==> 01-11: inputs <==
## snack
module snack(
    input ps2_data,
    input ps2_clk,
    input clk,
    input [1:0] speed_mode,
    input rst_n,
    input key,
    output hsync,
    output vsync,
    output beep,
    output [3:0] vga_r,
    output [3:0] vga_g,
    output [3:0] vga_b
    );
    wire key_r,key_l,key_u,key_d;
    PS2 ps2(.clk(clk),.rst(!rst_n),.ps2_clk(ps2_clk),.ps2_data(ps2_data),.up(key_u),.left(key_l),.right(key_r),.down(key_d));
    wire [9:0] col;
    wire [8:0] row;
    wire [9:0] box_x;
    wire [8:0] box_y;
    wire drive;
    wire snake_r;
    wire snake_head;
    snack_control u1_snack_control(
        .clk(clk),
        .rst_n(rst_n),
        .key_r(key_r),
        .key_l(key_l),
        .key_u(key_u),
        .key_d(key_d),
        .box_x(box_x),
        .box_y(box_y),
        .x_pos(col),
        .y_pos(row),
        .speed_mode(speed_mode),
        .drive(drive),
        .snack_r(snake_r),
        .snake_head(snake_head)
                  );
    random_box u1_random_box(
        .clk(clk),
        .rst_n(rst_n),
        .drive(drive), 
        .box_x(box_x), 
        .box_y(box_y)
    );
    wire [11:0] pixel;
    wire rdn;
    reg control_signal;
    wire [3:0]vga_r1;
    wire [3:0]vga_g1;
    wire [3:0]vga_b1;
    wire hsync1;
    wire vsync1;
    wire [3:0]vga_r2;
    wire [3:0]vga_g2;
    wire [3:0]vga_b2;
    wire hsync2;
    wire vsync2;
  ...
==> flow/config.mk <==
export PLATFORM = sky130hd
export DESIGN_NAME = snack
export DESIGN_NICKNAME = snack
export VERILOG_FILES = /design/flow/design.v
export SDC_FILE = /design/flow/constraint.sdc
export NUM_CORES = 4
export LEC_CHECK = 0
export ABC_AREA = 1
export CAP_MARGIN = 0
export CELL_PAD_IN_SITES_DETAIL_PLACEMENT = 1
export CELL_PAD_IN_SITES_GLOBAL_PLACEMENT = 0
export CORE_MARGIN = 2
export CORE_UTILIZATION = 27
export CTS_CLUSTER_SIZE = 95
export GPL_ROUTABILITY_DRIVEN = 0
export HOLD_SLACK_MARGIN = -0.04
export MAX_ROUTING_LAYER = met4
export MIN_ROUTING_LAYER = met2
export PLACE_DENSITY = 0.45
export SETUP_SLACK_MARGIN = 0.85
export SLEW_MARGIN = 20
export TNS_END_PERCENT = 75
==> flow/constraint.sdc <==
create_clock -name core_clock -period 6.78 [get_ports {clk}]
set_input_delay 1.3560 -clock core_clock [delete_from_list [all_inputs] [get_ports {clk}]]
set_output_delay 1.3560 -clock core_clock [all_outputs]
set_load 0.01 [all_outputs]
run.sh (not shown) runs the stock make flow with config.mk's settings and CLKGATE_MAP_FILE=.
==> 01-12 (differences from 01-11) <==
- ABC_AREA: 1 -> default
- CAP_MARGIN: 0 -> 30
- CELL_PAD_IN_SITES_DETAIL_PLACEMENT: 1 -> 0
- CORE_UTILIZATION: 27 -> 69
- CTS_CLUSTER_SIZE: 95 -> default
- GPL_ROUTABILITY_DRIVEN: 0 -> default
- HOLD_SLACK_MARGIN: -0.04 -> default
- MAX_ROUTING_LAYER: met4 -> default
- MIN_ROUTING_LAYER: met2 -> met1
- PLACE_DENSITY: 0.45 -> 0.69
- SETUP_SLACK_MARGIN: 0.85 -> default
- TNS_END_PERCENT: 75 -> default
==> 12-20 (differences from 01-11) <==
- ABC_AREA: 1 -> default
- CAP_MARGIN: 0 -> 20
- CELL_PAD_IN_SITES_DETAIL_PLACEMENT: 1 -> default
- CELL_PAD_IN_SITES_GLOBAL_PLACEMENT: 0 -> default
- CORE_UTILIZATION: 27 -> 40
- CTS_CLUSTER_SIZE: 95 -> default
- GPL_ROUTABILITY_DRIVEN: 0 -> default
- HOLD_SLACK_MARGIN: -0.04 -> default
- MAX_ROUTING_LAYER: met4 -> default
- MIN_ROUTING_LAYER: met2 -> default
- PLACE_DENSITY: 0.45 -> default
- SETUP_SLACK_MARGIN: 0.85 -> default
- TNS_END_PERCENT: 75 -> default
==> flow/constraint.sdc (replaced) <==
create_clock -name core_clock -period 10.3 [get_ports {clk}]
set_input_delay 2.0600 -clock core_clock [delete_from_list [all_inputs] [get_ports {clk}]]
set_output_delay 2.0600 -clock core_clock [all_outputs]
set_load 0.01 [all_outputs]
==> 11-18 (differences from 01-11) <==
- ABC_AREA: 1 -> default
- CAP_MARGIN: 0 -> 20
- CELL_PAD_IN_SITES_DETAIL_PLACEMENT: 1 -> default
- CELL_PAD_IN_SITES_GLOBAL_PLACEMENT: 0 -> default
- CORE_UTILIZATION: 27 -> 59
- CTS_CLUSTER_SIZE: 95 -> default
- GPL_ROUTABILITY_DRIVEN: 0 -> default
- HOLD_SLACK_MARGIN: -0.04 -> default
- MAX_ROUTING_LAYER: met4 -> default
- MIN_ROUTING_LAYER: met2 -> default
- PLACE_DENSITY: 0.45 -> default
- SETUP_SLACK_MARGIN: 0.85 -> default
- TNS_END_PERCENT: 75 -> default
==> flow/constraint.sdc (replaced) <==
create_clock -name core_clock -period 10.4 [get_ports {clk}]
set_input_delay 2.0800 -clock core_clock [delete_from_list [all_inputs] [get_ports {clk}]]
set_output_delay 2.0800 -clock core_clock [all_outputs]
set_load 0.01 [all_outputs]
==> comparison table <==
	01-11	11-18	12-20	01-12
Run status	complete, no violations	complete, no violations	complete, no violations	complete, no violations
Initial antenna violation count	0	2	2	0
Fillers	25700	8274	13500	6229
Final-layout worst hold slack	0.351 ns	0.347 ns	0.366 ns	0.362 ns
Maximum ir drop on the vdd rail	223 uV	371 uV	130 uV	248 uV
Final cycle utilization of the critical path	0.599	0.438	0.437	0.655
Die boundary height	463 um	309 um	375 um	286 um
Transition time of the tightest slew-check pin	1.29 ns	1.11 ns	1.03 ns	1.13 ns
Proportion of synthesized area in mux cells	0.000593	0.00908	0.00908	0.00908
Cell total after placement	10300	7586	8140	7401
Number of library cell types mapped by synthesis	65	87	87	87
Number of signal-net inverters in the final layout	870	228	228	228
Clock group	4.86 mW	2.69 mW	3.01 mW	4.32 mW
Adder Area Share	0.191	0.198	0.198	0.198
Net switching fraction of the power	0.366	0.323	0.317	0.319
CP startpoint	u1_snack_control.snack_x[5][2]$_DFFE_PN0P_	vga0.row[7]$_DFF_P_	vga0.row[5]$_DFF_P_	u1_snack_control.snack_x[12][1]$_DFFE_PN0P_
Wire length on met3	91600 um	12200 um	11200 um	15700 um
R2R setup slack	2.72 ns	5.84 ns	5.80 ns	2.34 ns
Multi-Input Combinational	5980	5444	5444	5444
Layout Skew	0.0561 ns	0.0252 ns	0.0400 ns	0.0374 ns
Area fraction of the dominant cell type after synthesis	0.211	0.219	0.219	0.219
End-of-flow core utilization	0.300	0.632	0.432	0.737
Leakage dissipation	29.4 nW	27.5 nW	27.6 nW	27.7 nW
Share of the yosys chip area belonging to registers	0.250	0.259	0.259	0.259
Area grow syn2layout	10.6%	5.67%	7.58%	5.86%
Non-filler cells, final	10500	7719	8281	7540
Area of the multi-input gates	38200 um2	38200 um2	38200 um2	38200 um2
Power is estimated from default activity; no workload was simulated.
